==> design/flow/design.v <==
module B2BCD_IP #(parameter WIDTH = 4, parameter DIGIT = 2)(
    Binary_code,
    BCD_code
);
input  [WIDTH-1: 0]   Binary_code;
output [4*DIGIT-1: 0]    BCD_code;
wire [4*DIGIT-1: 0] shift_result [2:WIDTH-1];
wire [4*DIGIT-1: 0]   add_result [2:WIDTH-2];
genvar i, j;
generate
    for(i=2; i<WIDTH; i=i+1)begin : loop_shift
        if(i==2)begin
            assign shift_result[i] = {{(4*DIGIT-3){1'b0}}, Binary_code[WIDTH-1 : WIDTH-3]};
        end
        else begin
            assign shift_result[i] = {add_result[i-1][4*DIGIT-2: 0], Binary_code[WIDTH-i-1]};
        end   
    end
    for(i=2; i<WIDTH-1; i=i+1)begin : loop_add1
        for(j=0; j<DIGIT; j=j+1)begin
            assign add_result[i][4*j+3:4*j] = (shift_result[i][4*j+3:4*j] > 4)? shift_result[i][4*j+3:4*j] + 3 : shift_result[i][4*j+3:4*j]; 
        end      
    end
endgenerate
assign BCD_code = shift_result[WIDTH-1];
endmodule
module UT_TOP (
    clk, 
    rst_n, 
    in_valid, 
    in_time,
    out_valid, 
    out_display, 
    out_day
);
input        clk, rst_n, in_valid;
input [30:0] in_time;
output reg       out_valid;
output reg [3:0] out_display;
output reg [2:0] out_day;
reg  [3:0]  current_state, next_state;
parameter IDLE       = 4'd0  ;
parameter INPUT      = 4'd1  ;
parameter CAL_16YEAR = 4'd2  ;
parameter CAL_4YEAR  = 4'd3  ;
parameter CAL_YEAR   = 4'd4  ;
parameter CAL_MONTH  = 4'd5  ;
parameter CAL_DAY    = 4'd6  ;
parameter CAL_4HOUR  = 4'd7  ;
parameter CAL_HOUR   = 4'd8  ;
parameter CAL_15MIN  = 4'd9  ;
parameter CAL_MIN    = 4'd10 ;
parameter CAL_SEC    = 4'd11 ;
parameter OUT        = 4'd12 ;
parameter time_16years      = 31'd504921600;   
parameter time_4years       = 31'd126230400;   
parameter time_common_years = 31'd31536000;    
parameter time_leap_years   = 31'd31622400;    
parameter time_odd_month    = 31'd2678400;     
parameter time_even_month   = 31'd2592000;     
parameter time_leap_month   = 31'd2505600;     
parameter time_com_month    = 31'd2419200;     
parameter time_day          = 31'd86400;       
parameter time_4hour        = 31'd14400;       
parameter time_hour         = 31'd3600;        
parameter time_15minute     = 31'd900;         
parameter time_minute       = 31'd60;          
reg [3:0] counter;
reg [30:0] in_time_reg;
reg leap;
reg [10:0] year;
reg [3:0]  month;
reg [4:0]  day;
reg [4:0]  hour;
reg [5:0]  minute;
reg [5:0]  second;
wire [10:0] temp_year;
wire [3:0]  temp_month;
wire [2:0]  week;
reg  [10:0] Binary_code;
wire [15:0] BCD_code;
assign temp_year =  (month < 3)? year-1 : year;
assign temp_month = (month < 3)? month + 12 : month;
assign week = (day + 2*temp_month + 3*(temp_month + 1)/5 + temp_year + temp_year/4 - temp_year/100 + temp_year/400 + 1) % 7;
B2BCD_IP #(11, 4) I_B2BCD_IP ( .Binary_code(Binary_code), .BCD_code(BCD_code) );
always @(*)begin
    case (counter)
        0 : Binary_code = year; 
        1 : Binary_code = year;
        2 : Binary_code = year;
        3 : Binary_code = year;
        4 : Binary_code = {7'b0, month};
        5 : Binary_code = {7'b0, month};
        6 : Binary_code = {6'b0, day};
        7 : Binary_code = {6'b0, day};
        8 : Binary_code = {6'b0, hour};
        9 : Binary_code = {6'b0, hour};
        10: Binary_code = {5'b0, minute};
        11: Binary_code = {5'b0, minute};
        12: Binary_code = {5'b0, second};
        13: Binary_code = {5'b0, second};  
        default: Binary_code = year;
    endcase
end
always @(*) begin
    leap = (year[1:0] == 2'b00)? 1: 0;
end
always @(posedge clk or negedge rst_n) begin
    if(!rst_n)begin
        in_time_reg <= 0;
    end
    else if(in_valid)begin
        in_time_reg <= in_time;
    end
    else if(next_state == CAL_16YEAR)begin
        in_time_reg <= (in_time_reg < time_16years)? in_time_reg : in_time_reg - time_16years;
    end
    else if(next_state == CAL_4YEAR)begin
        in_time_reg <= (in_time_reg < time_4years)? in_time_reg : in_time_reg - time_4years;
    end
    else if(next_state == CAL_YEAR)begin
        if(leap)
            in_time_reg <= (in_time_reg < time_leap_years)? in_time_reg : in_time_reg - time_leap_years;
        else
            in_time_reg <= (in_time_reg < time_common_years)? in_time_reg : in_time_reg - time_common_years;
    end
    else if(next_state == CAL_MONTH)begin
        if(month == 2 && leap) 
            in_time_reg <= (in_time_reg < time_leap_month)? in_time_reg: in_time_reg - time_leap_month;
        else if(month == 2 && !leap) 
            in_time_reg <= (in_time_reg < time_com_month)? in_time_reg: in_time_reg - time_com_month;
        else if(month == 1 || month == 3 || month == 5  || month == 7 || month == 8 || month == 10 || month == 12) 
            in_time_reg <= (in_time_reg < time_odd_month)? in_time_reg: in_time_reg - time_odd_month;
        else 
            in_time_reg <= (in_time_reg < time_even_month)? in_time_reg: in_time_reg - time_even_month;
    end
    else if(next_state == CAL_DAY)begin
        in_time_reg <= (in_time_reg < time_day)? in_time_reg: in_time_reg - time_day;
    end
    else if(next_state == CAL_4HOUR)begin
        in_time_reg <= (in_time_reg < time_4hour)? in_time_reg: in_time_reg - time_4hour;
    end
    else if(next_state == CAL_HOUR)begin
        in_time_reg <= (in_time_reg < time_hour)? in_time_reg: in_time_reg - time_hour;
    end
    else if(next_state == CAL_15MIN)begin
        in_time_reg <= (in_time_reg < time_15minute)? in_time_reg: in_time_reg - time_15minute;
    end
    else if(next_state == CAL_MIN)begin
        in_time_reg <= (in_time_reg < time_minute)? in_time_reg: in_time_reg - time_minute;
    end
end
always @(posedge clk or negedge rst_n) begin
    if(!rst_n)begin
        year <= 'd1970;
    end
    else if(next_state == CAL_16YEAR)begin
        year <= (in_time_reg < time_16years)? year: year + 'd16;
    end
    else if(next_state == CAL_4YEAR)begin
        year <= (in_time_reg < time_4years)? year: year + 'd4;
    end
    else if(next_state == CAL_YEAR)begin
        if(leap)
            year <= (in_time_reg < time_leap_years)? year: year + 'd1;
        else
            year <= (in_time_reg < time_common_years)? year: year + 'd1;
    end
    else if(next_state == IDLE)begin
        year <= 'd1970;
    end
end
always @(posedge clk or negedge rst_n) begin
    if(!rst_n)begin
        month <= 'd1;
    end
    else if(next_state == CAL_MONTH)begin
        if(month == 2 && leap) 
            month <= (in_time_reg < time_leap_month)? month: month + 'd1;
        else if(month == 2 && !leap) 
            month <= (in_time_reg < time_com_month)? month: month + 'd1;
        else if(month == 1 || month == 3 || month == 5  || month == 7 || month == 8 || month == 10 || month == 12)
            month <= (in_time_reg < time_odd_month)? month: month + 'd1;
        else 
            month <= (in_time_reg < time_even_month)? month: month + 'd1;
    end
    else if(next_state == IDLE)begin
        month <= 'd1;
    end
end
always @(posedge clk or negedge rst_n) begin
    if(!rst_n)begin
        day <= 'd1;
    end
    else if(next_state == CAL_DAY)begin
        day <= (in_time_reg < time_day)? day : day + 'd1;
    end
    else if(next_state == IDLE)begin
        day <= 'd1;
    end
end
always @(posedge clk or negedge rst_n) begin
    if(!rst_n)begin
        hour <= 'd0;
    end
    else if(next_state == CAL_4HOUR)begin
        hour <= (in_time_reg < time_4hour)? hour : hour + 'd4;
    end
    else if(next_state == CAL_HOUR)begin
        hour <= (in_time_reg < time_hour)? hour : hour + 'd1;
    end
    else if(next_state == IDLE)begin
        hour <= 'd0;
    end
end
always @(posedge clk or negedge rst_n) begin
    if(!rst_n)begin
        minute <= 'd0;
    end
    else if(next_state == CAL_15MIN)begin
        minute <= (in_time_reg < time_15minute)? minute : minute + 'd15;
    end
    else if(next_state == CAL_MIN)begin
        minute <= (in_time_reg < time_minute)? minute : minute + 'd1;
    end
    else if(next_state == IDLE)begin
        minute <= 'd0;
    end
end
always @(*)begin
    second = in_time_reg[5:0];
end
always @(posedge clk or negedge rst_n) begin
    if(!rst_n)begin
        counter <= 'd0;
    end
    else if(next_state == OUT)begin
        counter <= counter + 1;
    end
    else if(next_state == IDLE)begin
        counter <= 'd0;
    end
end
always@(posedge clk or negedge rst_n)begin
    if(!rst_n)begin
        current_state <= IDLE;
    end
    else begin
        current_state <= next_state;
    end
end
always@(*)begin
    if(!rst_n)
        next_state = IDLE ;
    else begin
        case(current_state)
        IDLE:
            next_state = (!in_valid)? IDLE : INPUT;
        INPUT:
            next_state = CAL_16YEAR;
        CAL_16YEAR:
            next_state = (in_time_reg < time_16years)? CAL_4YEAR : CAL_16YEAR;
        CAL_4YEAR:
            next_state = (in_time_reg < time_4years)? CAL_YEAR : CAL_4YEAR;
        CAL_YEAR:begin
            if(leap) 
                next_state = (in_time_reg < time_leap_years)? CAL_MONTH : CAL_YEAR;
            else 
                next_state = (in_time_reg < time_common_years)? CAL_MONTH : CAL_YEAR;
        end
        CAL_MONTH:begin
            if(month == 2 && leap) 
                next_state = (in_time_reg < time_leap_month)? CAL_DAY : CAL_MONTH;
            else if(month == 2 && !leap) 
                next_state = (in_time_reg < time_com_month)? CAL_DAY : CAL_MONTH;
            else if(month == 1 || month == 3 || month == 5  || month == 7 || month == 8 || month == 10 || month == 12) 
                next_state = (in_time_reg < time_odd_month)? CAL_DAY : CAL_MONTH;
            else 
                next_state = (in_time_reg < time_even_month)? CAL_DAY : CAL_MONTH;
        end 
        CAL_DAY:
            next_state = (in_time_reg < time_day)? CAL_4HOUR : CAL_DAY;  
        CAL_4HOUR:
            next_state = (in_time_reg < time_4hour)? CAL_HOUR : CAL_4HOUR;
        CAL_HOUR:
            next_state = (in_time_reg < time_hour)? CAL_15MIN : CAL_HOUR;
        CAL_15MIN:
            next_state = (in_time_reg < time_15minute)? CAL_MIN : CAL_15MIN;
        CAL_MIN:
            next_state = (in_time_reg < time_minute)? OUT : CAL_MIN;
        OUT:
            next_state = (counter == 14)? IDLE : OUT;
        default :
            next_state = IDLE ;
        endcase
    end
end
always @(posedge clk or negedge rst_n) begin
    if (!rst_n) out_valid <= 'd0;
    else if(next_state == OUT) out_valid <= 'd1;
	else out_valid <= 'd0; 
end
always @(posedge clk or negedge rst_n) begin
	if (!rst_n) out_display <= 'd0;
    else if(next_state == OUT)begin
        case (counter)
            0 : out_display <= BCD_code[15:12];
            1 : out_display <= BCD_code[11:8];
            2 : out_display <= BCD_code[7:4];
            3 : out_display <= BCD_code[3:0];
            4 : out_display <= BCD_code[7:4];
            5 : out_display <= BCD_code[3:0];
            6 : out_display <= BCD_code[7:4];
            7 : out_display <= BCD_code[3:0];
            8 : out_display <= BCD_code[7:4];
            9 : out_display <= BCD_code[3:0];
            10: out_display <= BCD_code[7:4];
            11: out_display <= BCD_code[3:0];
            12: out_display <= BCD_code[7:4];
            13: out_display <= BCD_code[3:0];
        endcase
    end 
	else out_display <= 'd0;
end
always @(posedge clk or negedge rst_n) begin
	if (!rst_n) out_day <= 'd0;
    else if(next_state == OUT) out_day <= week;
	else out_day <= 'd0;
end
endmodule
==> design/flow/run.sh <==
#!/bin/bash
# the make line also repeats each setting of config.mk as NAME=value (left out here)
make -C /OpenROAD-flow-scripts/flow DESIGN_CONFIG=/design/flow/config.mk WORK_HOME=/design/flow/orfs CLKGATE_MAP_FILE= finish
==> design/flow/config.mk <==
export PLATFORM = sky130hd
export DESIGN_NAME = UT_TOP
export DESIGN_NICKNAME = UT_TOP
export VERILOG_FILES = /design/flow/design.v
export SDC_FILE = /design/flow/constraint.sdc
export NUM_CORES = 4
export LEC_CHECK = 0
export ABC_AREA = 1
export CAP_MARGIN = 0
export CORE_MARGIN = 2
export CORE_UTILIZATION = 72
export CTS_CLUSTER_DIAMETER = 129
export CTS_CLUSTER_SIZE = 81
export MIN_ROUTING_LAYER = met1
export PLACE_DENSITY_LB_ADDON = 0.05
export SETUP_SLACK_MARGIN = 2.55
export SLEW_MARGIN = 20
export TNS_END_PERCENT = 45
==> design/flow/constraint.sdc <==
create_clock -name core_clock -period 8.99 [get_ports {clk}]
set_input_delay 1.7980 -clock core_clock [delete_from_list [all_inputs] [get_ports {clk}]]
set_output_delay 1.7980 -clock core_clock [all_outputs]
set_load 0.01 [all_outputs]
==> run_results.csv, run 1 <==
group,metric,value,unit
logic_synthesis,yosysCellCount,2409,
logic_synthesis,synthArstFlopShare,100.0,%
logic_synthesis,synth.avg_cell_area,6.201,sq um
logic_synthesis,topCombFamilyByArea,"simple AND/OR/NAND/NOR gates",
logic_synthesis,synthDominantCellAreaShare,12.73,%
logic_synthesis,ys_chip_area,14940,sq um
clocking,cts_max_level,3,
grt,track_usage,92.37,%
logic_synthesis,synth-seq-cells,86,
floorplan,core_area,20300,sq um
placement,io_buffer_count,41,
logic_synthesis,common_cells,"428 x nand2_1, 371 x inv_1, 309 x nor2_1",
logic_synthesis,synth.cellmix.compoundShare,24.25,%
logic_synthesis,syn-cell-area,14940,sq um
logic_synthesis,synthMostInstantiatedCell,"nand2_1",
placement,hpwl,41000,microns
logic_synthesis,synthXorXnorAreaFrac,5.796,%
placement,place_inst,2887,
floorplan,die-area,21920,sq um
logic_synthesis,yosys_warnings,2,
logic_synthesis,ys_sh_simple,29.34,%
floorplan,ioPinCount,42,
logic_synthesis,topCellsByArea,"dfrtp_1 13%, ha_1 11%, nand2_1 11%",
floorplan,die_h,148.0,microns
grt,grt_overflow,769,
status,outcome,"aborted with a tool error",
logic_synthesis,syn-num-nets,2596,
placement,gp_congestion,1.218,
floorplan,initial_core_util,73.59,%
placement,placed_area,17370,sq um
clocking,clockBufferDepth,2,
clocking,cts_root_buffer,"clkbuf_16",
logic_synthesis,yosysTopAreaCell,"dfrtp_1",
placement,place_ws,-4.697,ns
logic_synthesis,syn_inst,2409,
logic_synthesis,ys.flop_type,"dfrtp_1",
clocking,cts.sinks,86,
logic_synthesis,fa_ha_area_share,13.97,%
status,haltStage,"5_1_grt",
clocking,cts_buffers,9,
logic_synthesis,ys_seq_share,14.49,%
status,stop_error,"[ERROR GRT-0116] Global routing finished with congestion. Check the congestion regions in the DRC Viewer.",
floorplan,num_rows,52,
logic_synthesis,yosys.cell_types.count,74,
floorplan,die_w,148.0,microns
logic_synthesis,edf_count,0,
logic_synthesis,mux_share,0.2931,%
## metrics by stage
stage,setup TNS [ns],util [%]
CTS,-13.50,95.42
detailed placement,-14.00,85.58
global placement,-11.57,85.58
floorplan,-12.01,-
## what timing repair did
action,4_1_cts
gates cloned,1
pin swaps,90
setup endpoints to repair,37
hold buffers,0
setup buffers,140
resized,170
## routing by layer
metal,global-route usage (%),GRT overflow
met1,87.38,20
met2,108.7,495
met3,80.80,54
met4,96.57,195
met5,55.45,5
==> run 2, diff against run 1 <==
- ABC_AREA: 1 -> 0
- CAP_MARGIN: 0 -> 10
- CORE_UTILIZATION: 72 -> 69
- CTS_CLUSTER_DIAMETER: 129 -> not set
- CTS_CLUSTER_SIZE: 81 -> not set
- GPL_TIMING_DRIVEN: not set -> 1
- MAX_ROUTING_LAYER: not set -> met4
- MIN_ROUTING_LAYER: met1 -> not set
- PLACE_DENSITY: not set -> 0.9
- PLACE_DENSITY_LB_ADDON: 0.05 -> not set
- SETUP_SLACK_MARGIN: 2.55 -> 2.49
- TNS_END_PERCENT: 45 -> not set
- clock period: 8.99 -> 9.46 ns (I/O delays scaled with it)
==> run 2 against run 1 <==
The flow again stops in 5_1_grt. Synthesized area rose by 3.4%. Synthesized cell count fell by 9.4%. Die area rose by 7.6%.
==> run_results.csv, run 2 <==
group,metric,value,unit
logic_synthesis,fa_ha_area_share,14.04,%
logic_synthesis,topCellsByArea,"dfrtp_1 12%, ha_1 11%, nand2_1 6.0%",
clocking,cts_root_buffer,"clkbuf_16",
status,outcome,"aborted with a tool error",
logic_synthesis,yosysCellCount,2182,
logic_synthesis,syn-num-nets,2369,
floorplan,die-area,23590,sq um
logic_synthesis,synth.cellmix.compoundShare,32.00,%
clocking,cts_max_level,3,
logic_synthesis,yosys_warnings,2,
floorplan,num_rows,54,
clocking,cts.sinks,86,
logic_synthesis,ys_sh_simple,23.61,%
logic_synthesis,edf_count,0,
logic_synthesis,yosys.cell_types.count,111,
logic_synthesis,mux_share,3.549,%
status,haltStage,"5_1_grt",
placement,gp_congestion,1.095,
clocking,clockBufferDepth,2,
floorplan,ioPinCount,42,
logic_synthesis,topCombFamilyByArea,"AND-OR/OR-AND gates",
logic_synthesis,ys.flop_type,"dfrtp_1",
placement,io_buffer_count,41,
logic_synthesis,synthMostInstantiatedCell,"nand2_1",
logic_synthesis,synth-seq-cells,86,
status,stop_error,"[ERROR GRT-0232] Routing congestion too high. Check the congestion heatmap in the GUI.",
logic_synthesis,syn_inst,2182,
logic_synthesis,common_cells,"245 x nand2_1, 202 x nor2_1, 175 x a21oi_1",
floorplan,initial_core_util,70.54,%
grt,track_usage,79.13,%
placement,hpwl,42680,microns
logic_synthesis,synthArstFlopShare,100.0,%
clocking,cts_buffers,9,
grt,grt_overflow,83,
floorplan,core_area,21890,sq um
logic_synthesis,synthXorXnorAreaFrac,6.207,%
logic_synthesis,ys_chip_area,15440,sq um
floorplan,die_w,153.6,microns
logic_synthesis,synth.avg_cell_area,7.077,sq um
logic_synthesis,syn-cell-area,15440,sq um
logic_synthesis,yosysTopAreaCell,"dfrtp_1",
floorplan,die_h,153.6,microns
logic_synthesis,ys_seq_share,14.02,%
logic_synthesis,synthDominantCellAreaShare,12.32,%
-- run 2: stage by stage --
stage	worst slack (ns)	cell area, sq um	utilization, %	cells
after floorplan	-4.713	16000	-	2182
after global placement	-4.339	18440	84.24	2673
after detailed placement	-5.419	18440	84.24	2673
after CTS	-4.863	19810	90.51	2760
-- run 2: what timing repair did --
item	4_1_cts
hold buffers	0
endpoints found under the setup margin	32
pin swaps	88
setup buffers	71
gates resized	115
hold endpoints to repair	0
-- run 2: routing by layer --
| layer | GRT overflow | GRT usage, % |
|---|---|---|
| met5 | - | - |
| met1 | 2 | 77.93 |
| met3 | 4 | 63.81 |
| met2 | 40 | 93.88 |
| met4 | 37 | 75.36 |
==> run 3, diff against run 2 <==
- ABC_AREA: 0 -> 1
- CAP_MARGIN: 10 -> 20
- CORE_UTILIZATION: 69 -> 72
- GPL_TIMING_DRIVEN: 1 -> not set
- MAX_ROUTING_LAYER: met4 -> not set
- PLACE_DENSITY: 0.9 -> not set
- SETUP_SLACK_MARGIN: 2.49 -> not set
- clock period: 9.46 -> 12.3 ns (I/O delays scaled with it)
==> run 3 against run 2 <==
Synthesized cell count grew 10%. The flow again stops in 5_1_grt. Synthesized area shrank 3.2%. Die area shrank 7.1%.
==> run_results.csv, run 3 <==
group,metric,value,unit
status,outcome,"aborted with a tool error",
status,haltStage,"5_1_grt",
status,stop_error,"[ERROR GRT-0232] Routing congestion too high. Check the congestion heatmap in the GUI.",
logic_synthesis,yosys.cell_types.count,74,
floorplan,die-area,21920,sq um
logic_synthesis,ys_seq_share,14.49,%
logic_synthesis,syn-num-nets,2596,
floorplan,num_rows,52,
logic_synthesis,synthArstFlopShare,100.0,%
logic_synthesis,synth-seq-cells,86,
logic_synthesis,edf_count,0,
logic_synthesis,yosysTopAreaCell,"dfrtp_1",
floorplan,die_w,148.0,microns
logic_synthesis,synthDominantCellAreaShare,12.73,%
logic_synthesis,syn-cell-area,14940,sq um
logic_synthesis,synth.avg_cell_area,6.201,sq um
placement,hpwl,40650,microns
logic_synthesis,synthXorXnorAreaFrac,5.796,%
clocking,cts_max_level,3,
logic_synthesis,yosysCellCount,2409,
logic_synthesis,ys_chip_area,14940,sq um
clocking,cts.hold.buffers_added,0,
logic_synthesis,fa_ha_area_share,13.97,%
clocking,cts_root_buffer,"clkbuf_16",
clocking,cts.sinks,86,
grt,track_usage,80.12,%
placement,placed_area,16780,sq um
clocking,cts_buffers,9,
floorplan,die_h,148.0,microns
logic_synthesis,ys_sh_simple,29.34,%
logic_synthesis,syn_inst,2409,
placement,gp_congestion,1.175,
logic_synthesis,mux_share,0.2931,%
logic_synthesis,ys.flop_type,"dfrtp_1",
logic_synthesis,topCombFamilyByArea,"simple AND/OR/NAND/NOR gates",
floorplan,initial_core_util,73.59,%
placement,place_ws,-1.384,ns
placement,io_buffer_count,41,
logic_synthesis,topCellsByArea,"dfrtp_1 13%, ha_1 11%, nand2_1 11%",
logic_synthesis,common_cells,"428 x nand2_1, 371 x inv_1, 309 x nor2_1",
grt,grt_overflow,136,
placement,place_inst,2811,
floorplan,core_area,20300,sq um
logic_synthesis,synthMostInstantiatedCell,"nand2_1",
clocking,clockBufferDepth,2,
logic_synthesis,synth.cellmix.compoundShare,24.25,%
floorplan,ioPinCount,42,
logic_synthesis,yosys_warnings,2,
## run 3: per-stage QoR
stage / TNS, ns
global placement: -1.414
detailed placement: -4.084
CTS: -3.383
floorplan: -2.085
## run 3: metal layers
metal / global-route usage [%] / overflow
met5: 38.41 / 1
met4: 79.95 / 61
met3: 64.97 / 4
met2: 95.63 / 68
met1: 80.28 / 2
## run 3: what timing repair did
item / 4_1_cts
setup endpoints to repair: 3
pin swaps: 36
resized: 32
setup buffers: 22
==> run 4, diff against run 3 <==
- CORE_UTILIZATION: 72 -> 62
- CTS_CLUSTER_DIAMETER: not set -> 191
- CTS_CLUSTER_SIZE: not set -> 97
- PLACE_DENSITY: not set -> 0.35
- TNS_END_PERCENT: not set -> 10
- clock period: 12.3 -> 8.35 ns (I/O delays scaled with it)
==> run 4 against run 3 <==
The flow again stops in 5_1_grt. Synthesized area is the same. Synthesized cell count is the same. Die area grew 16%.
==> run_results.csv, run 4 <==
group,metric,value,unit
status,outcome,"aborted with a tool error",
status,haltStage,"5_1_grt",
status,stop_error,"[ERROR GRT-0232] Routing congestion too high. Check the congestion heatmap in the GUI.",
floorplan,ioPinCount,42,
logic_synthesis,yosysCellCount,2409,
floorplan,num_rows,56,
logic_synthesis,syn-num-nets,2596,
floorplan,core_area,23540,sq um
placement,io_buffer_count,41,
clocking,cts_buffers,9,
logic_synthesis,mux_share,0.2931,%
logic_synthesis,synth.avg_cell_area,6.201,sq um
logic_synthesis,fa_ha_area_share,13.97,%
logic_synthesis,yosys.cell_types.count,74,
clocking,cts.sinks,86,
placement,place_ws,-5.544,ns
logic_synthesis,topCombFamilyByArea,"simple AND/OR/NAND/NOR gates",
logic_synthesis,topCellsByArea,"dfrtp_1 13%, ha_1 11%, nand2_1 11%",
logic_synthesis,edf_count,0,
clocking,cts.hold.buffers_added,0,
placement,gp_congestion,1.091,
clocking,cts_root_buffer,"clkbuf_16",
logic_synthesis,synthArstFlopShare,100.0,%
floorplan,die-area,25350,sq um
floorplan,initial_core_util,63.46,%
logic_synthesis,ys_chip_area,14940,sq um
placement,placed_area,17790,sq um
floorplan,die_h,159.2,microns
grt,grt_overflow,8,
logic_synthesis,synthXorXnorAreaFrac,5.796,%
logic_synthesis,synthMostInstantiatedCell,"nand2_1",
logic_synthesis,synth-seq-cells,86,
logic_synthesis,syn_inst,2409,
logic_synthesis,yosysTopAreaCell,"dfrtp_1",
placement,hpwl,45600,microns
grt,track_usage,70.43,%
logic_synthesis,synthDominantCellAreaShare,12.73,%
logic_synthesis,common_cells,"428 x nand2_1, 371 x inv_1, 309 x nor2_1",
logic_synthesis,synth.cellmix.compoundShare,24.25,%
floorplan,die_w,159.2,microns
clocking,cts_max_level,3,
clocking,clockBufferDepth,2,
logic_synthesis,ys_sh_simple,29.34,%
logic_synthesis,yosys_warnings,2,
logic_synthesis,ys_seq_share,14.49,%
logic_synthesis,syn-cell-area,14940,sq um
logic_synthesis,ys.flop_type,"dfrtp_1",
[run 4: timing repair]
item,in CTS
resized,33
setup buffers,15
pin swaps,51
endpoints found under the setup margin,7
endpoints found under the hold margin,0
[run 4: per-layer routing]
metal  GRT usage [%]  GRT overflow
met1           70.70             0
met2           89.47             4
met3           52.36             0
met4           67.81             4
met5           28.41             0
[run 4: per-stage QoR]
stage,instances,TNS [ns]
global placement,2987,-13.42
detailed placement,2987,-17.21
floorplan,2409,-14.10
CTS,3018,-16.25
==> run 5, diff against run 4 <==
- CORE_UTILIZATION: 62 -> 72
- CTS_CLUSTER_DIAMETER: 191 -> 178
- CTS_CLUSTER_SIZE: 97 -> 99
- PLACE_DENSITY: 0.35 -> not set
- TNS_END_PERCENT: 10 -> not set
- clock period: 8.35 -> 7.61 ns (I/O delays scaled with it)
==> run 5 against run 4 <==
The run again fails in 5_1_grt. Synthesized area did not move. Synthesized cell count unchanged. Die area down 14%.
==> run_results.csv, run 5 <==
group,metric,value,unit
status,outcome,"aborted with a tool error",
status,haltStage,"5_1_grt",
status,stop_error,"[ERROR GRT-0116] Global routing finished with congestion. Check the congestion regions in the DRC Viewer.",
logic_synthesis,edf_count,0,
logic_synthesis,synthDominantCellAreaShare,12.73,%
floorplan,die-area,21920,sq um
logic_synthesis,synthXorXnorAreaFrac,5.796,%
placement,gp_congestion,1.196,
grt,grt_overflow,121,
logic_synthesis,fa_ha_area_share,13.97,%
logic_synthesis,syn-cell-area,14940,sq um
logic_synthesis,synth.avg_cell_area,6.201,sq um
logic_synthesis,yosysTopAreaCell,"dfrtp_1",
logic_synthesis,synthArstFlopShare,100.0,%
floorplan,die_w,148.0,microns
floorplan,core_area,20300,sq um
logic_synthesis,ys_chip_area,14940,sq um
placement,place_inst,2944,
placement,io_buffer_count,41,
placement,placed_area,17810,sq um
floorplan,initial_core_util,73.59,%
logic_synthesis,synthMostInstantiatedCell,"nand2_1",
logic_synthesis,mux_share,0.2931,%
floorplan,ioPinCount,42,
logic_synthesis,ys.flop_type,"dfrtp_1",
logic_synthesis,yosysCellCount,2409,
placement,hpwl,42880,microns
logic_synthesis,common_cells,"428 x nand2_1, 371 x inv_1, 309 x nor2_1",
grt,track_usage,78.26,%
logic_synthesis,ys_sh_simple,29.34,%
logic_synthesis,synth.cellmix.compoundShare,24.25,%
logic_synthesis,topCellsByArea,"dfrtp_1 13%, ha_1 11%, nand2_1 11%",
logic_synthesis,yosys.cell_types.count,74,
clocking,clockBufferDepth,2,
clocking,cts_max_level,3,
floorplan,die_h,148.0,microns
clocking,cts_root_buffer,"clkbuf_16",
clocking,cts_buffers,9,
logic_synthesis,topCombFamilyByArea,"simple AND/OR/NAND/NOR gates",
floorplan,num_rows,52,
logic_synthesis,syn-num-nets,2596,
clocking,cts.sinks,86,
logic_synthesis,synth-seq-cells,86,
logic_synthesis,yosys_warnings,2,
logic_synthesis,syn_inst,2409,
logic_synthesis,ys_seq_share,14.49,%
-- run 5: what timing repair did --
item / in CTS
setup buffers: 51
endpoints found under the setup margin: 7
hold buffers: 0
resized: 104
pin swaps: 71
-- run 5: metal layers --
layer	track usage [%]	overflow
met1	77.25	0
met3	61.67	4
met4	80.43	45
met2	96.76	71
met5	20.23	1
-- run 5: through the flow --
stage / setup slack [ns] / TNS [ns]
4_1_cts: -5.817 / -17.40
3_5_place_dp: -6.257 / -20.18
3_3_place_gp: -5.121 / -15.36
2_1_floorplan: -5.393 / -16.15
==> run 6, diff against run 5 <==
- ABC_AREA: 1 -> not set
- CORE_UTILIZATION: 72 -> 64
- CTS_CLUSTER_DIAMETER: 178 -> not set
- CTS_CLUSTER_SIZE: 99 -> not set
- clock period: 7.61 -> 9.69 ns (I/O delays scaled with it)
==> run 6 against run 5 <==
Now fails the layout checks on negative setup slack. Synthesized cell count fell by 9.4%. Synthesized area rose by 3.4%. Die area rose by 16%.
==> run_results.csv, run 6 <==
group,metric,value,unit
final_layout,area_growth,27.75,%
grt,track_usage,43.34,%
floorplan,initial_core_util,65.39,%
logic_synthesis,synth.cellmix.compoundShare,32.00,%
hold_path,min_to,"minute[5]",
logic_synthesis,syn_inst,2182,
grt,grt_overflow,0,
timing,finalMaxSlewViolations,0,
placement,hpwl,41710,microns
timing,hold_slack,0.5005,ns
floorplan,die-area,25380,sq um
logic_synthesis,yosys.cell_types.count,111,
routing,ant_nets,0,
setup_path,critPathLaunch,"month[3]",
grt,grt_pass1_wl,91590,microns
logic_synthesis,synthDominantCellAreaShare,12.32,%
timing,finalCritPeriodShare,148.8,%
grt,grt_max_degree,63,
logic_synthesis,ys_seq_share,14.02,%
clocking,path_clk_slew,0.08,ns
logic_synthesis,synth-seq-cells,86,
timing,tns,-14.05,ns
routing,drc,0,
logic_synthesis,synthXorXnorAreaFrac,6.207,%
setup_path,cp_max_fo,5,
grt,grt_use_met2,72.27,%
run,max_cap_violations,0,
clocking,cts.hold.buffers_added,0,
routing,first_pass_iters,10,
logic_synthesis,mux_share,3.549,%
placement,io_buffer_count,41,
routing,drt-vias-per-instance,6.931,
logic_synthesis,ys.flop_type,"dfrtp_1",
clocking,cts_root_buffer,"clkbuf_16",
setup_path,crit_family,"AND-OR/OR-AND gates",
timing,tightest_slew,1.121,ns
hold_path,min_path_cells,1,
status,outcome,"failed layout checks",
logic_synthesis,topCombFamilyByArea,"AND-OR/OR-AND gates",
logic_synthesis,synthArstFlopShare,100.0,%
floorplan,num_rows,56,
grt,antenna_found_initial,0,
floorplan,die_h,159.3,microns
setup_path,cp_slowest_cell,"fa_2",
setup_path,rr_endpoint,"out_day[1]",
status,so_faults,"negative setup slack",
logic_synthesis,synth.avg_cell_area,7.077,sq um
logic_synthesis,ys_sh_simple,23.61,%
placement,gp_congestion,1.019,
setup_path,rrSetupSlack,-4.73,ns
clocking,cts.sinks,86,
floorplan,die_w,159.3,microns
placement,placed_area,18410,sq um
logic_synthesis,yosysCellCount,2182,
setup_path,r2r-start,"month[3]",
logic_synthesis,syn-num-nets,2369,
setup_path,cp-start-kind,"flop",
timing,slew_headroom,25.22,%
logic_synthesis,synthMostInstantiatedCell,"nand2_1",
routing,wirelength,58510,microns
logic_synthesis,yosysTopAreaCell,"dfrtp_1",
clocking,cts_tree,"yes",
logic_synthesis,yosys_warnings,2,
grt,grt_pass1_vias,18633,
routing,wl_per_cell,20.94,microns
setup_path,slowest_delay,0.56,ns
timing,fmax,0.06934,GHz
grt,grt_use_met3,9.794,%
floorplan,core_area,23610,sq um
setup_path,reg2regPathDepth,74,
setup_path,path_depth,74,
floorplan,ioPinCount,42,
hold_path,hp-start,"minute[5]",
setup_path,crit_arrival,14.68,ns
logic_synthesis,common_cells,"245 x nand2_1, 202 x nor2_1, 175 x a21oi_1",
grt,busiest_layer,"met2",
logic_synthesis,topCellsByArea,"dfrtp_1 12%, ha_1 11%, nand2_1 6.0%",
timing,finalSetupViolCount,3,
final_layout,final_nets,2656,
hold_path,min_path_type,"reg -> reg",
timing,layout_setup_ws,-4.733,ns
logic_synthesis,edf_count,0,
clocking,cts_max_level,3,
clocking,clockBufferDepth,2,
setup_path,crit_end,"out_day[1]",
final_layout,nFillCells,1471,
final_layout,final_cell_area,19730,sq um
routing,drt-initial-drc-count,2860,
grt,met1_usage,51.81,%
timing,rsz0062_at_grt,"yes",
timing,skew,0.01145,ns
clocking,cts_buffers,9,
setup_path,critical_path_class,"reg -> reg",
logic_synthesis,fa_ha_area_share,14.04,%
setup_path,required,9.95,ns
logic_synthesis,ys_chip_area,15440,sq um
timing,finalCriticalPeriod,14.42,ns
setup_path,worst-path-buf-inv,13,
run,warnings,85,
timing,hold_viol,0,
logic_synthesis,syn-cell-area,15440,sq um
clocking,worstSkewPairLatency,0.36,ns
routing,via_count,19364,
setup_path,endpoint_kind,"flop",
## run 6: final cells by class
type	count	area, sq um	area share, %
clock inverter	6	52.55	0.2664
inverter	130	495.5	2.512
clock buffer	10	239.0	1.212
antenna	1	2.502	0.01269
sequential	86	2166	10.98
multi-input combinational	1839	13190	66.86
timing repair buffer	403	3183	16.14
tap	319	399.1	2.023
## run 6: through the flow
stage / setup slack (ns) / util [%] / cells
3_5_place_dp: -4.753 / 77.97 / 2723
4_1_cts: -4.407 / 81.66 / 2775
6_report: -4.733 / 83.54 / 2794
2_1_floorplan: -4.483 / - / 2182
5_1_grt: -5.363 / 83.53 / 2793
3_3_place_gp: -4.301 / 77.97 / 2723
## run 6: timing repair
item                       in CTS  in global routing
buffers inserted               36                 18
setup endpoints to repair       3                  6
resized                        66                 61
pin swaps                      62                 50
## run 6: metal layers
| layer | part of all wire, % | vias to the layer above |
|---|---|---|
| li1 | - | 8618 |
| met1 | 37 | 8943 |
| met2 | 46 | 1422 |
| met3 | 11 | 379 |
| met4 | 6.0 | 2 |
| met5 | 0.058 | - |
==> run 7, diff against run 6 <==
- ABC_AREA: not set -> 1
- CORE_UTILIZATION: 64 -> 72
- CTS_CLUSTER_DIAMETER: not set -> 143
- PLACE_DENSITY: not set -> 0.4
- clock period: 9.69 -> 7.84 ns (I/O delays scaled with it)
==> run 7 against run 6 <==
The run now fails in 5_1_grt. Synthesized area shrank 3.2%. Die area fell by 14%. Synthesized cell count is 10% higher.
==> run_results.csv, run 7 <==
group,metric,value,unit
status,outcome,"aborted with a tool error",
status,haltStage,"5_1_grt",
status,stop_error,"[ERROR GRT-0116] Global routing finished with congestion. Check the congestion regions in the DRC Viewer.",
logic_synthesis,yosysTopAreaCell,"dfrtp_1",
grt,grt_overflow,136,
clocking,clockBufferDepth,2,
floorplan,ioPinCount,42,
logic_synthesis,syn-num-nets,2596,
logic_synthesis,topCombFamilyByArea,"simple AND/OR/NAND/NOR gates",
logic_synthesis,common_cells,"428 x nand2_1, 371 x inv_1, 309 x nor2_1",
floorplan,num_rows,52,
logic_synthesis,synthMostInstantiatedCell,"nand2_1",
placement,place_inst,2940,
grt,track_usage,75.75,%
placement,placed_area,17760,sq um
floorplan,die_h,148.0,microns
logic_synthesis,synth.cellmix.compoundShare,24.25,%
floorplan,die_w,148.0,microns
logic_synthesis,yosys.cell_types.count,74,
logic_synthesis,edf_count,0,
logic_synthesis,syn-cell-area,14940,sq um
clocking,cts_buffers,9,
logic_synthesis,fa_ha_area_share,13.97,%
clocking,cts.hold.buffers_added,0,
floorplan,initial_core_util,73.59,%
floorplan,die-area,21920,sq um
clocking,cts_root_buffer,"clkbuf_16",
logic_synthesis,yosysCellCount,2409,
logic_synthesis,topCellsByArea,"dfrtp_1 13%, ha_1 11%, nand2_1 11%",
clocking,cts.sinks,86,
logic_synthesis,ys_chip_area,14940,sq um
logic_synthesis,ys_sh_simple,29.34,%
placement,gp_congestion,1.203,
logic_synthesis,ys_seq_share,14.49,%
placement,hpwl,44420,microns
logic_synthesis,synthArstFlopShare,100.0,%
logic_synthesis,mux_share,0.2931,%
floorplan,core_area,20300,sq um
logic_synthesis,yosys_warnings,2,
logic_synthesis,synth.avg_cell_area,6.201,sq um
logic_synthesis,synthDominantCellAreaShare,12.73,%
logic_synthesis,syn_inst,2409,
clocking,cts_max_level,3,
placement,io_buffer_count,41,
logic_synthesis,synthXorXnorAreaFrac,5.796,%
logic_synthesis,synth-seq-cells,86,
logic_synthesis,ys.flop_type,"dfrtp_1",
==> run 7: what timing repair did <==
action | 4_1_cts
pin swaps | 84
setup endpoints to repair | 7
gates resized | 87
buffers inserted | 35
==> run 7: layer usage <==
metal / GRT usage [%] / overflow
met4: 77.24 / 57
met3: 56.98 / 2
met1: 74.96 / 3
met5: 22.73 / 0
met2: 95.44 / 74
==> run 7: metrics by stage <==
stage                     utilization, %  worst slack (ns)
after floorplan                        -            -5.163
after global placement             87.48            -4.930
after detailed placement           87.48            -6.349
after CTS                          91.59            -5.777
==> run 8, diff against run 7 <==
- ABC_AREA: 1 -> not set
- CAP_MARGIN: 20 -> 35
- CORE_ASPECT_RATIO: not set -> 0.58
- CORE_UTILIZATION: 72 -> 45
- CTS_CLUSTER_DIAMETER: 143 -> 387
- CTS_CLUSTER_SIZE: not set -> 59
- GPL_ROUTABILITY_DRIVEN: not set -> 1
- GPL_TIMING_DRIVEN: not set -> 1
- HOLD_SLACK_MARGIN: not set -> 0.24
- MIN_ROUTING_LAYER: not set -> met2
- PLACE_DENSITY: 0.4 -> not set
- PLACE_DENSITY_LB_ADDON: not set -> 0.12
- SETUP_SLACK_MARGIN: not set -> -1.97
- TNS_END_PERCENT: not set -> 35
- clock period: 7.84 -> 25.0 ns (I/O delays scaled with it)
==> run 8 against run 7 <==
The flow again stops in 5_1_grt. Synthesized area increased by 3.4%. Die area increased by 64%. Synthesized cell count decreased by 9.4%.
==> run_results.csv, run 8 <==
group,metric,value,unit
status,outcome,"aborted with a tool error",
status,haltStage,"5_1_grt",
status,stop_error,"[ERROR GRT-0116] Global routing finished with congestion. Check the congestion regions in the DRC Viewer.",
clocking,cts.sinks,86,
logic_synthesis,fa_ha_area_share,14.04,%
floorplan,num_rows,51,
logic_synthesis,synthArstFlopShare,100.0,%
clocking,cts_root_buffer,"clkbuf_16",
clocking,cts.repair.resized,0,
clocking,cts_max_level,3,
logic_synthesis,yosys.cell_types.count,111,
logic_synthesis,yosysCellCount,2182,
logic_synthesis,ys_sh_simple,23.61,%
logic_synthesis,yosysTopAreaCell,"dfrtp_1",
floorplan,ioPinCount,42,
logic_synthesis,topCombFamilyByArea,"AND-OR/OR-AND gates",
clocking,post_cts_buffers,0,
floorplan,die-area,35870,sq um
logic_synthesis,syn-num-nets,2369,
grt,track_usage,65.43,%
logic_synthesis,synth.avg_cell_area,7.077,sq um
logic_synthesis,yosys_warnings,2,
logic_synthesis,ys_seq_share,14.02,%
logic_synthesis,syn-cell-area,15440,sq um
grt,grt_overflow,115,
floorplan,initial_core_util,45.83,%
logic_synthesis,synth-seq-cells,86,
floorplan,die_h,145.1,microns
logic_synthesis,syn_inst,2182,
logic_synthesis,common_cells,"245 x nand2_1, 202 x nor2_1, 175 x a21oi_1",
logic_synthesis,ys.flop_type,"dfrtp_1",
logic_synthesis,mux_share,3.549,%
floorplan,die_w,247.2,microns
logic_synthesis,topCellsByArea,"dfrtp_1 12%, ha_1 11%, nand2_1 6.0%",
logic_synthesis,synthMostInstantiatedCell,"nand2_1",
clocking,cts.hold.buffers_added,0,
placement,place_ws,5.760,ns
logic_synthesis,synth.cellmix.compoundShare,32.00,%
placement,hpwl,47660,microns
logic_synthesis,synthDominantCellAreaShare,12.32,%
floorplan,core_area,33690,sq um
logic_synthesis,edf_count,0,
placement,gp_congestion,1.084,
clocking,clockBufferDepth,2,
logic_synthesis,ys_chip_area,15440,sq um
logic_synthesis,synthXorXnorAreaFrac,6.207,%
clocking,cts_buffers,9,
placement,io_buffer_count,41,
==> run 8: per-layer routing <==
layer | GRT usage, % | overflow
met1 | - | -
met2 | 65.74 | 0
met3 | 87.57 | 97
met4 | 31.68 | 3
met5 | 52.52 | 15
==> run 8: through the flow <==
step	utilization [%]	hold WS [ns]	instances	instance area (sq um)
after detailed placement	48.25	0.4869	2595	16260
after CTS	49.13	0.5088	2611	16550
after global placement	48.20	0.5029	2593	16240
after floorplan	-	0.4515	2182	15440
==> run 9, diff against run 8 <==
- CAP_MARGIN: 35 -> 20
- CORE_ASPECT_RATIO: 0.58 -> not set
- CORE_UTILIZATION: 45 -> 72
- CTS_CLUSTER_DIAMETER: 387 -> not set
- CTS_CLUSTER_SIZE: 59 -> 13
- GPL_ROUTABILITY_DRIVEN: 1 -> not set
- GPL_TIMING_DRIVEN: 1 -> not set
- HOLD_SLACK_MARGIN: 0.24 -> not set
- MIN_ROUTING_LAYER: met2 -> not set
- PLACE_DENSITY_LB_ADDON: 0.12 -> 0.21
- SETUP_SLACK_MARGIN: -1.97 -> not set
- TNS_END_PERCENT: 35 -> not set
- clock period: 25.0 -> 16.6 ns (I/O delays scaled with it)
==> run 9 against run 8 <==
Now clean on timing, DRC and antenna. Die area down 37%. Synthesized cell count unchanged. Synthesized area unchanged.
==> run_results.csv, run 9 <==
group,metric,value,unit
status,outcome,"timing/DRC/antenna clean",
placement,io_buffer_count,41,
timing,slew_headroom,28.87,%
hold_path,min_to,"minute[5]",
routing,wirelength,52090,microns
grt,grt_max_degree,55,
timing,skew,0.01262,ns
logic_synthesis,yosysTopAreaCell,"dfrtp_1",
setup_path,cp_slowest_cell,"fa_1",
grt,grt_pass1_wl,81590,microns
timing,finalMaxSlewViolations,0,
clocking,cts_max_level,3,
routing,via_count,17754,
grt,antenna_found_initial,0,
final_layout,nFillCells,1532,
setup_path,cp-start-kind,"flop",
clocking,path_clk_slew,0.07,ns
timing,tightest_slew,1.053,ns
routing,ant_nets,0,
floorplan,core_area,21020,sq um
clocking,cts_buffers,9,
setup_path,path_depth,71,
logic_synthesis,mux_share,3.549,%
logic_synthesis,ys.flop_type,"dfrtp_1",
logic_synthesis,yosys.cell_types.count,111,
setup_path,endpoint_kind,"flop",
setup_path,crit_family,"AND-OR/OR-AND gates",
setup_path,slowest_delay,0.52,ns
placement,place_inst,2412,
timing,fmax,0.06225,GHz
routing,diodes,0,
routing,drt-initial-drc-count,2077,
floorplan,num_rows,53,
final_layout,final_cell_area,16680,sq um
logic_synthesis,syn-num-nets,2369,
setup_path,required,16.81,ns
logic_synthesis,yosysCellCount,2182,
setup_path,r2r-start,"month[2]",
routing,drc,0,
routing,first_pass_iters,10,
clocking,cts_tree,"yes",
timing,finalCritPeriodShare,96.77,%
logic_synthesis,common_cells,"245 x nand2_1, 202 x nor2_1, 175 x a21oi_1",
clocking,cts.sinks,86,
logic_synthesis,ys_seq_share,14.02,%
hold_path,min_path_type,"reg -> reg",
placement,gp_congestion,1.014,
logic_synthesis,yosys_warnings,2,
clocking,clockBufferDepth,2,
run,warnings,80,
final_layout,final_cells,2444,
logic_synthesis,synth-seq-cells,86,
placement,hpwl,37650,microns
final_layout,area_growth,8.055,%
logic_synthesis,fa_ha_area_share,14.04,%
setup_path,reg2regPathDepth,71,
logic_synthesis,topCellsByArea,"dfrtp_1 12%, ha_1 11%, nand2_1 6.0%",
hold_path,hp-start,"minute[5]",
floorplan,initial_core_util,73.45,%
clocking,cts_root_buffer,"clkbuf_16",
grt,track_usage,44.37,%
logic_synthesis,edf_count,0,
final_layout,final_nets,2351,
routing,drt-vias-per-instance,7.264,
grt,grt_pass1_vias,16495,
setup_path,critical_path_class,"reg -> reg",
hold_path,min_path_cells,1,
logic_synthesis,synthXorXnorAreaFrac,6.207,%
logic_synthesis,synthMostInstantiatedCell,"nand2_1",
timing,finalSetupViolCount,0,
routing,wl_per_cell,21.31,microns
setup_path,rr_endpoint,"out_day[0]",
run,max_cap_violations,0,
timing,hold_viol,0,
timing,finalCriticalPeriod,16.06,ns
floorplan,ioPinCount,42,
setup_path,cp_max_fo,12,
setup_path,critPathLaunch,"month[2]",
floorplan,die-area,22630,sq um
logic_synthesis,ys_sh_simple,23.61,%
placement,placed_area,15970,sq um
logic_synthesis,topCombFamilyByArea,"AND-OR/OR-AND gates",
setup_path,worst-path-buf-inv,10,
setup_path,crit_end,"out_day[0]",
logic_synthesis,syn_inst,2182,
clocking,worstSkewPairLatency,0.36,ns
logic_synthesis,synth.cellmix.compoundShare,32.00,%
floorplan,die_h,150.4,microns
grt,grt_overflow,0,
logic_synthesis,synthArstFlopShare,100.0,%
setup_path,rrSetupSlack,0.54,ns
logic_synthesis,synth.avg_cell_area,7.077,sq um
logic_synthesis,syn-cell-area,15440,sq um
floorplan,die_w,150.4,microns
setup_path,crit_arrival,16.27,ns
logic_synthesis,ys_chip_area,15440,sq um
logic_synthesis,synthDominantCellAreaShare,12.32,%
## run 9: per-layer routing
metal / share of wire (%) / track usage, % / routed length (microns) / vias to the layer above
met1: 37 / 53.97 / 19420 / 8062
met2: 45 / 72.34 / 23470 / 1304
met4: 7.1 / 26.37 / 3713 / 0
met5: 0 / 0 / 0 / -
li1: - / - / - / 7998
met3: 11 / 9.242 / 5480 / 390
## run 9: stage by stage
| stage | setup WS (ns) | hold slack [ns] | setup TNS [ns] | util (%) |
|---|---|---|---|---|
| after CTS | 0.06918 | 0.4857 | 0 | 77.82 |
| after global placement | 0.1428 | 0.4765 | 0 | 75.97 |
| after detailed placement | -0.5822 | 0.4711 | -1.448 | 75.97 |
| after global routing | -0.1984 | 0.5011 | -0.3800 | 79.37 |
| final | 0.5370 | 0.4850 | 0 | 79.37 |
| after floorplan | 0.7241 | 0.4515 | 0 | - |
## run 9: layout make-up
type                            instances  area, sq um  share of cell area (%)
Clock buffer                           12        256.5                   1.537
Clock inverter                          4        52.55                  0.3150
Inverter                              130        488.0                   2.925
Multi-Input combinational cell       1839        12530                   75.11
Sequential cell                        86         2168                   13.00
Tap cell                              275        344.1                   2.062
Timing Repair Buffer                   98        843.3                   5.054
## run 9: what timing repair did
item                       CTS  global route
resized                     13            52
pin swaps                    3            14
buffers inserted             2            14
hold buffers                 0             0
setup endpoints to repair    3             3
==> run 10, diff against run 9 <==
- CELL_PAD_IN_SITES_DETAIL_PLACEMENT: not set -> 2
- CELL_PAD_IN_SITES_GLOBAL_PLACEMENT: not set -> 2
- CORE_MARGIN: 2 -> 3
- CORE_UTILIZATION: 72 -> 19
- CTS_CLUSTER_DIAMETER: not set -> 191
- CTS_CLUSTER_SIZE: 13 -> not set
- MAX_ROUTING_LAYER: not set -> met4
- PLACE_DENSITY_LB_ADDON: 0.21 -> not set
- clock period: 16.6 -> 15.0 ns (I/O delays scaled with it)
==> run 10 against run 9 <==
Hold slack better by 0.040 ns. First-iteration DRC count is 53% lower. Maximum frequency is 9.7% higher. Cell count is 37% higher. Sequential share of layout area is 1.8 points lower. Design area is 16% higher. Register-to-register slack worse by 0.18 ns. Setup slack worse by 0.18 ns. Clock skew hardly changed. Utilization is 55 points lower. Global-route usage is 28 points lower.
==> run_results.csv, run 10 <==
group,metric,value,unit
status,outcome,"timing/DRC/antenna clean",
floorplan,core_area,79770,sq um
setup_path,cp_max_fo,6,
logic_synthesis,synth.avg_cell_area,7.077,sq um
clocking,cts_max_level,3,
clocking,cts_tree,"yes",
placement,place_inst,3282,
timing,hold_slack,0.5245,ns
setup_path,cp_slowest_cell,"dfstp_2",
logic_synthesis,ys_seq_share,14.02,%
routing,drt-initial-drc-count,978,
grt,grt_pass1_vias,19018,
setup_path,r2r-start,"month[0]",
grt,antenna_found_initial,1,
logic_synthesis,ys.flop_type,"dfrtp_1",
logic_synthesis,mux_share,3.549,%
hold_path,min_to,"minute[5]",
setup_path,rrSetupSlack,0.35,ns
routing,via_count,17613,
logic_synthesis,syn-num-nets,2369,
setup_path,reg2regPathDepth,73,
logic_synthesis,yosys.cell_types.count,111,
logic_synthesis,yosysTopAreaCell,"dfrtp_1",
routing,first_pass_iters,6,
floorplan,die_w,291.1,microns
clocking,worstSkewPairLatency,0.39,ns
clocking,cts_root_buffer,"clkbuf_16",
grt,grt_pass1_wl,112500,microns
routing,drc,0,
run,warnings,82,
clocking,cts_buffers,9,
clocking,path_clk_slew,0.07,ns
floorplan,num_rows,103,
logic_synthesis,synthXorXnorAreaFrac,6.207,%
floorplan,die_h,291.1,microns
timing,finalSetupViolCount,0,
timing,tns,0,ns
logic_synthesis,synth.cellmix.compoundShare,32.00,%
placement,placed_area,17730,sq um
hold_path,min_path_cells,1,
logic_synthesis,syn_inst,2182,
placement,hpwl,54820,microns
logic_synthesis,ys_chip_area,15440,sq um
setup_path,path_common_cell,"ha_4",
grt,track_usage,16.86,%
logic_synthesis,fa_ha_area_share,14.04,%
timing,finalCritPeriodShare,97.65,%
run,max_cap_violations,0,
routing,drt-vias-per-instance,5.250,
setup_path,critPathLaunch,"month[0]",
setup_path,endpoint_kind,"flop",
logic_synthesis,synthMostInstantiatedCell,"nand2_1",
timing,tightest_slew,1.084,ns
clocking,cts.sinks,86,
floorplan,ioPinCount,42,
timing,slew_headroom,27.76,%
setup_path,critical_path_class,"reg -> reg",
logic_synthesis,synthArstFlopShare,100.0,%
clocking,clockBufferDepth,2,
placement,gp_congestion,0.8635,
timing,hold_viol,0,
placement,io_buffer_count,41,
logic_synthesis,common_cells,"245 x nand2_1, 202 x nor2_1, 175 x a21oi_1",
setup_path,path_depth,73,
routing,wl_per_cell,21.47,microns
logic_synthesis,syn-cell-area,15440,sq um
timing,fmax,0.06827,GHz
logic_synthesis,topCellsByArea,"dfrtp_1 12%, ha_1 11%, nand2_1 6.0%",
logic_synthesis,topCombFamilyByArea,"AND-OR/OR-AND gates",
timing,layout_setup_ws,0.3525,ns
timing,finalMaxSlewViolations,0,
setup_path,required,15.28,ns
setup_path,crit_end,"out_day[1]",
hold_path,hp-start,"minute[5]",
logic_synthesis,synthDominantCellAreaShare,12.32,%
logic_synthesis,yosysCellCount,2182,
routing,wirelength,72020,microns
final_layout,nFillCells,9292,
final_layout,final_cells,3355,
placement,place_ws,-0.8136,ns
timing,finalCriticalPeriod,14.65,ns
timing,skew,0.01251,ns
logic_synthesis,ys_sh_simple,23.61,%
setup_path,crit_family,"AND-OR/OR-AND gates",
final_layout,final_nets,2486,
final_layout,final_cell_area,19280,sq um
floorplan,die-area,84720,sq um
logic_synthesis,synth-seq-cells,86,
final_layout,area_growth,24.85,%
hold_path,min_path_type,"reg -> reg",
setup_path,rr_endpoint,"out_day[1]",
setup_path,slowest_delay,0.57,ns
setup_path,cp-start-kind,"flop",
routing,ant_nets,0,
logic_synthesis,yosys_warnings,2,
floorplan,initial_core_util,19.36,%
timing,rsz0062_at_grt,"yes",
setup_path,crit_arrival,14.93,ns
grt,grt_max_degree,65,
grt,grt_overflow,0,
setup_path,worst-path-buf-inv,12,
logic_synthesis,edf_count,0,
## run 10: per-layer routing
layer | global-route usage (%) | part of all wire, % | vias to the layer above
met1 | 21.16 | 45 | 9019
li1 | - | - | 8252
met3 | 1.663 | 2.9 | 74
met4 | 3.682 | 1.9 | 0
met5 | - | 0 | -
met2 | 29.22 | 50 | 268
## run 10: stage by stage
| step | util (%) |
|---|---|
| 6_report | 24.17 |
| 5_1_grt | 24.17 |
| 4_1_cts | 23.12 |
| 3_5_place_dp | 22.22 |
| 3_3_place_gp | 22.22 |
| 2_1_floorplan | - |
## run 10: layout make-up
class	instances	area [sq um]	share of cell area (%)
Multi-Input combinational cell	1839	13090	67.89
Sequential cell	86	2166	11.23
Timing Repair Buffer	233	1878	9.742
Tap cell	1050	1314	6.815
Inverter	130	495.5	2.570
Clock buffer	11	252.7	1.311
Clock inverter	5	81.33	0.4219
Antenna cell	1	2.502	0.01298
## run 10: timing repair
| item | 4_1_cts | 5_1_grt |
|---|---|---|
| hold buffers | 0 | 0 |
| pin swaps | 32 | 85 |
| hold endpoints to repair | 0 | 0 |
| endpoints found under the setup margin | 3 | 3 |
| setup buffers | 22 | 35 |
| resized | 51 | 122 |
| gates cloned | 0 | 0 |
==> run 11, diff against run 10 <==
- ABC_AREA: not set -> 1
- CELL_PAD_IN_SITES_DETAIL_PLACEMENT: 2 -> not set
- CELL_PAD_IN_SITES_GLOBAL_PLACEMENT: 2 -> not set
- CORE_MARGIN: 3 -> 2
- CORE_UTILIZATION: 19 -> 70
- CTS_CLUSTER_DIAMETER: 191 -> 202
- CTS_CLUSTER_SIZE: not set -> 37
- HOLD_SLACK_MARGIN: not set -> 0.29
- MAX_ROUTING_LAYER: met4 -> not set
- clock period: 15.0 -> 15.7 ns (I/O delays scaled with it)
==> run 11 against run 10 <==
The layout now fails its checks (negative setup slack). Count of clock-buffer cells in the layout shrank 2. Non-clock buffer count is 152 lower. Maximum frequency fell by 6.8%. Synthesized cell count rose by 10%. Setup slack lost 0.37 ns. Cell count fell by 19%. Critical path depth increased by 37. Wire length is 15% lower. Critical endpoint is now out_day[2]. Highest routed layer unchanged.
==> run_results.csv, run 11 <==
group,metric,value,unit
clocking,cts.sinks,86,
floorplan,initial_core_util,71.29,%
floorplan,num_rows,53,
timing,finalMaxSlewViolations,0,
routing,wirelength,60870,microns
grt,grt_overflow,0,
setup_path,critical_path_class,"reg -> reg",
logic_synthesis,synthXorXnorAreaFrac,5.796,%
routing,via_count,18930,
placement,hpwl,40620,microns
floorplan,die_h,150.1,microns
logic_synthesis,syn-num-nets,2596,
floorplan,die_w,150.1,microns
final_layout,final_nets,2630,
run,warnings,84,
clocking,cts_max_level,3,
logic_synthesis,synth.cellmix.compoundShare,24.25,%
logic_synthesis,syn_inst,2409,
hold_path,min_path_cells,2,
logic_synthesis,common_cells,"428 x nand2_1, 371 x inv_1, 309 x nor2_1",
logic_synthesis,fa_ha_area_share,13.97,%
routing,drt-initial-drc-count,3279,
clocking,path_clk_slew,0.09,ns
hold_path,min_path_type,"reg -> reg",
timing,tightest_slew,1.205,ns
floorplan,ioPinCount,42,
setup_path,cp_max_fo,9,
timing,hold_viol,0,
hold_path,min_to,"out_display[0]",
logic_synthesis,ys.flop_type,"dfrtp_1",
setup_path,rr_endpoint,"out_day[2]",
logic_synthesis,synthArstFlopShare,100.0,%
logic_synthesis,yosys_warnings,2,
logic_synthesis,syn-cell-area,14940,sq um
routing,drc,0,
logic_synthesis,mux_share,0.2931,%
status,so_faults,"negative setup slack",
setup_path,required,15.99,ns
logic_synthesis,topCombFamilyByArea,"simple AND/OR/NAND/NOR gates",
placement,gp_congestion,1.053,
routing,wl_per_cell,22.36,microns
setup_path,crit_family,"simple AND/OR/NAND/NOR gates",
logic_synthesis,synth-seq-cells,86,
status,outcome,"failed layout checks",
logic_synthesis,ys_sh_simple,29.34,%
clocking,cts.hold.buffers_added,0,
setup_path,worst-path-buf-inv,19,
grt,grt_pass1_vias,17209,
grt,track_usage,47.63,%
setup_path,crit_arrival,16.01,ns
floorplan,die-area,22530,sq um
logic_synthesis,ys_seq_share,14.49,%
clocking,cts_tree,"yes",
logic_synthesis,synthDominantCellAreaShare,12.73,%
routing,diodes,0,
grt,antenna_found_initial,1,
grt,grt_pass1_wl,84830,microns
clocking,cts_root_buffer,"clkbuf_16",
final_layout,area_growth,9.489,%
routing,first_pass_iters,17,
setup_path,endpoint_kind,"flop",
setup_path,cp_slowest_cell,"dfstp_2",
run,max_cap_violations,0,
final_layout,nFillCells,1473,
setup_path,critPathLaunch,"month[0]",
floorplan,core_area,20960,sq um
setup_path,cp-start-kind,"flop",
setup_path,reg2regPathDepth,110,
setup_path,crit_end,"out_day[2]",
timing,slew_headroom,19.48,%
timing,skew,0.01746,ns
routing,ant_nets,0,
clocking,cts_buffers,9,
setup_path,r2r-start,"month[0]",
timing,layout_setup_ws,-0.01774,ns
timing,finalCritPeriodShare,100.1,%
setup_path,path_depth,110,
timing,finalSetupViolCount,1,
logic_synthesis,yosys.cell_types.count,74,
grt,grt_max_degree,53,
logic_synthesis,edf_count,0,
setup_path,rrSetupSlack,-0.02,ns
timing,tns,-0.01774,ns
logic_synthesis,yosysTopAreaCell,"dfrtp_1",
clocking,clockBufferDepth,2,
timing,fmax,0.06362,GHz
logic_synthesis,yosysCellCount,2409,
logic_synthesis,synth.avg_cell_area,6.201,sq um
clocking,worstSkewPairLatency,0.37,ns
setup_path,slowest_delay,0.57,ns
timing,finalCriticalPeriod,15.72,ns
setup_path,path_common_cell,"nand2_1",
hold_path,hp-start,"out_display[0]",
timing,hold_slack,0.4984,ns
logic_synthesis,ys_chip_area,14940,sq um
routing,drt-vias-per-instance,6.952,
placement,io_buffer_count,41,
logic_synthesis,topCellsByArea,"dfrtp_1 13%, ha_1 11%, nand2_1 11%",
logic_synthesis,synthMostInstantiatedCell,"nand2_1",
==> run 11: final cells by class <==
type / count / area [sq um] / share of cell area [%]
clock buffers: 9 / 225.2 / 1.377
inverters: 410 / 1546 / 9.455
multi-input cells: 1855 / 11290 / 69.03
flip-flops and latches: 86 / 2167 / 13.25
clock inverters: 7 / 75.07 / 0.4590
well taps: 275 / 344.1 / 2.104
repair buffers: 81 / 708.2 / 4.330
==> run 11: metrics by stage <==
| step | cell area [sq um] | worst slack, ns | utilization, % | cells |
|---|---|---|---|---|
| after detailed placement | 15600 | -0.04328 | 74.44 | 2685 |
| after floorplan | 14940 | 1.894 | - | 2409 |
| after CTS | 15910 | 0.02920 | 75.94 | 2703 |
| after global routing | 16360 | -0.9147 | 78.06 | 2723 |
| after global placement | 15600 | 1.256 | 74.44 | 2685 |
| final | 16360 | -0.01774 | 78.06 | 2723 |
==> run 11: what timing repair did <==
| action | 4_1_cts | 5_1_grt |
|---|---|---|
| gates resized | 1 | 66 |
| pin swaps | 1 | 17 |
| buffers inserted | 2 | 20 |
| setup endpoints to repair | 3 | 3 |
==> run 11: metal layers <==
| layer | routed length, microns | share of wire [%] | global-route usage [%] | vias up |
|---|---|---|---|---|
| met4 | 6700 | 11 | 36.65 | 0 |
| met1 | 19800 | 33 | 53.88 | 8308 |
| li1 | - | - | - | 8121 |
| met5 | 0 | 0 | 0 | - |
| met2 | 25820 | 42 | 77.81 | 1817 |
| met3 | 8552 | 14 | 11.00 | 684 |
